==> flow/design.v <==
module vedic_mult8_reg (
  input  wire        clk,
  input  wire [7:0]  a,
  input  wire [7:0]  b,
  output reg  [15:0] p
);
  reg  [7:0]  a_q, b_q;
  wire [15:0] prod;
  bit_8_vedic u_mult (.in1(a_q), .in2(b_q), .out(prod));
  always @(posedge clk) begin
    a_q <= a;
    b_q <= b;
    p   <= prod;
  end
endmodule

`timescale 1ns / 1ps
module bit_2_vedic(in1,in2,out);
input [1:0] in1,in2;
output [3:0] out;
wire pp1,pp2,pp3,pp4;
assign pp1=in1[0]&in2[0];
assign pp2=in1[1]&in2[0];
assign pp3=in1[0]&in2[1];
assign pp4=in1[1]&in2[1];
assign out=pp1+{pp2,1'b0}+{pp3,1'b0}+{pp4,2'b00};
endmodule
`timescale 1ns / 1ps
module bit_4_vedic(in1,in2,out);
input [3:0] in1,in2;
output [7:0] out;
wire [3:0] pp1,pp2,pp3,pp4;
bit_2_vedic b1(in1[1:0],in2[1:0],pp1);
bit_2_vedic b2(in1[1:0],in2[3:2],pp2);
bit_2_vedic b3(in1[3:2],in2[1:0],pp3);
bit_2_vedic b4(in1[3:2],in2[3:2],pp4);
assign out=pp1+{pp2,2'b00}+{pp3,2'b00}+{pp4,4'b0000};
endmodule
`timescale 1ns / 1ps
module bit_8_vedic(in1,in2,out);
input [7:0] in1,in2;
output [15:0] out;
wire [7:0] pp1,pp2,pp3,pp4;
bit_4_vedic a1(in1[3:0],in2[3:0],pp1);
bit_4_vedic a2(in1[3:0],in2[7:4],pp2);
bit_4_vedic a3(in1[7:4],in2[3:0],pp3);
bit_4_vedic a4(in1[7:4],in2[7:4],pp4);
assign out=pp1+{pp2,4'b0000}+{pp3,4'b0000}+{pp4,8'b00000000};
endmodule
clock: 3.42 ns
lec_check: 0
abc_area: 1
cap_margin: 35
core_margin: 7
core_utilization: 53
cts_cluster_diameter: 331
cts_cluster_size: 100
gpl_routability_driven: 1
gpl_timing_driven: 0
slew_margin: 20
tns_end_percent: 35
run.sh (not shown) runs the stock make flow with config.mk's settings and CLKGATE_MAP_FILE=.
The baseline ran to the end with violations: setup timing.
Edit:
- ABC_AREA: 1 -> default
- CORE_MARGIN: 7 -> 2
- CORE_UTILIZATION: 53 -> 17
- CTS_CLUSTER_DIAMETER: 331 -> 278
- CTS_CLUSTER_SIZE: 100 -> default
- HOLD_SLACK_MARGIN: default -> 0.04
- SETUP_SLACK_MARGIN: default -> -0.11
- TNS_END_PERCENT: 35 -> default
The new run completed, yet does not pass: setup timing.
Fmax is lower by 3.1%.
Core utilization fell by 45 points.
Sequential power is about the same.
Edit:
- CAP_MARGIN: 35 -> 20
- CORE_UTILIZATION: 17 -> 65
- CTS_CLUSTER_DIAMETER: 278 -> default
- GPL_ROUTABILITY_DRIVEN: 1 -> default
- GPL_TIMING_DRIVEN: 0 -> default
- HOLD_SLACK_MARGIN: 0.04 -> default
- SETUP_SLACK_MARGIN: -0.11 -> default
- clock period: 3.42 -> 2.54 ns (I/O delays scaled with it)
This time the run never finished: it broke off in global routing, error GRT-0232; synthesized area stays the same; die size came out lower by 72%; synthesized cell count stays the same.
Edit:
- CORE_UTILIZATION: 65 -> 62
- clock period: 2.54 -> 4.58 ns (I/O delays scaled with it)
After rerunning:
- The new run completed and failed the layout checks on setup timing
- die size climbs by 4.6%
- synthesized area does not change
- synthesized cell count does not change

========
## run 1
Starts from the design.v that is shown in full above.
==> flow/config.mk <==
export PLATFORM = sky130hd
export DESIGN_NAME = vedic_mult8_reg
export DESIGN_NICKNAME = vedic_mult8_reg
export VERILOG_FILES = /design/flow/design.v
export SDC_FILE = /design/flow/constraint.sdc
export NUM_CORES = 4
export LEC_CHECK = 0
export ABC_AREA = 1
export CAP_MARGIN = 40
export CORE_MARGIN = 2
export CORE_UTILIZATION = 72
export CTS_CLUSTER_DIAMETER = 374
export CTS_CLUSTER_SIZE = 99
export PLACE_DENSITY = 0.38
export SETUP_SLACK_MARGIN = 0.23
export SLEW_MARGIN = 20
export TNS_END_PERCENT = 15
==> flow/constraint.sdc <==
create_clock -name core_clock -period 3.11 [get_ports {clk}]
set_input_delay 0.6220 -clock core_clock [delete_from_list [all_inputs] [get_ports {clk}]]
set_output_delay 0.6220 -clock core_clock [all_outputs]
set_load 0.01 [all_outputs]
Run 1 did not finish; the tool stopped in global routing (5_1_grt) with error GRT-0116.
#### Input delta (run 2 over run 1)
Settings: SETUP_SLACK_MARGIN: 0.23 -> unset; CTS_CLUSTER_SIZE: 99 -> 15; ABC_AREA: 1 -> unset; TNS_END_PERCENT: 15 -> unset; PLACE_DENSITY: 0.38 -> unset; CAP_MARGIN: 40 -> 5; CTS_CLUSTER_DIAMETER: 374 -> unset; the clock period (ns, I/O delays scaled along): 3.11 -> 2.87.
### Flow results
- As the logs show, run 2 stopped at detailed placement (3_5_place_dp) after a tool error, so it never reached the end of the flow.
- Run 2 reports a lower synthesized net count than run 1 does.
- Run 1 → run 2: floorplan core area decreased by 310 um2 relative to the old numbers; area share of xor/xnor cells in the synthesized design climbed 0.89 points.
- Run 1 → run 2: die span in y went down 2.7%; share of synthesized cell area in and, or, nand and nor gates fell 1.2 points.
- Run 2 against run 1: adder-cell share of the synthesized area went up, number of core rows shrank by 1.
Edits applied to the flow inputs when going from run 2 to run 3:
Settings: CAP_MARGIN: 5 -> 40; CTS_CLUSTER_DIAMETER: unset -> 97; SETUP_SLACK_MARGIN: unset -> -0.31; CTS_CLUSTER_SIZE: 15 -> unset; the clock period (ns, I/O delays scaled along): 2.87 -> 4.66.
### Flow results
- Re number of enable flip-flop cells: no difference whatsoever between run 3 and run 2.
- Re register bit count reported by yosys: no difference whatsoever between run 2 and run 3.
- From run 2 to run 3, synthesized cell count did not move at all.
- Compared with run 2, in run 3 average cell area after synthesis comparable; unique cell type count in the Yosys netlist neither gained nor lost much; core box area flat.
- Run 3 did not finish; the tool stopped in global routing (5_1_grt) with error GRT-0232.
- Comparing run 3 against run 2, there is no change at all in number of rows created at floorplan.
Input-level comparison between run 4 and run 3:
Settings: a change of CORE_UTILIZATION from 72 to 64; a deleted SETUP_SLACK_MARGIN that had been -0.31; a deleted CTS_CLUSTER_DIAMETER that had been 97; a change of CAP_MARGIN from 40 to 20; a change of the clock period (ns, I/O delays scaled along) from 4.66 to 3.44.
Notes after the runs:
- From run 3 to run 4 the numbers moved as follows: number of placed instances, taps included has increased; half-perimeter wire length after detailed placement has increased; floorplan utilization has decreased.
- Of run 3 and run 4, not a single run came through the flow clean.
- Run 4: it failed during global routing (5_1_grt), and the tool reported GRT-0232.
- Run 3: it failed during global routing (5_1_grt), and the tool reported GRT-0232.
- Run 4 has die size above what run 3 had.
Relative to run 4, the following input files were edited for run 5:
Settings: setting MIN_ROUTING_LAYER to met2 for the first time; setting MAX_ROUTING_LAYER to met4 for the first time; changing CORE_UTILIZATION from 64 to 40; setting TNS_END_PERCENT to 45 for the first time; changing the clock period (ns, I/O delays scaled along) from 3.44 to 4.99.
Findings:
Run 5 finished all stages; the layout is clean.
Reported for run 4 and run 5, cell count listed in synth_stat.txt turned out identical to the last digit.
Changes observed in run 5 relative to run 4: die size moved up, adder-cell area share of the yosys netlist did not really move, final weighted congestion in routability-driven placement fell 0.056, area after synthesis flat, horizontal extent of the die +about 25%.
Run 5 -> run 4: fraction of the mapped netlist area in simple logic gates flat
> inputs changed (run 5 -> run 6)
Settings: clearing MIN_ROUTING_LAYER, which used to be met2; clearing MAX_ROUTING_LAYER, which used to be met4; swapping 40 for 68 in CORE_UTILIZATION; clearing TNS_END_PERCENT, which used to be 45; putting SETUP_SLACK_MARGIN at -0.31 where nothing was set; swapping 4.99 for 4.66 in the clock period (ns, I/O delays scaled along).
Notes after the runs:
In run 6, the final core utilization came out 36 points above the value in run 5. fa_1 as the cell at the slowest stage of the critical path was reported by run 6, and fa_2 by run 5. Run 6 against run 5: global-route usage moved up, routing usage on met1 moved up. Post-synthesis to final-layout area growth, run 5 and run 6: larger value in run 5. Changes observed in run 6 relative to run 5: mapped cell area about even; routability congestion estimate picked up an extra about 8%; switching fraction of total power higher. Number of cells on the critical path (run 6 over run 5): decrease, 8.0%. FAIL: run 6; every other run in run 5 and run 6 is clean. No crash in run 6: every stage finished, but the layout fails its final checks due to negative setup slack.
Power and IR drop assume default switching activity.
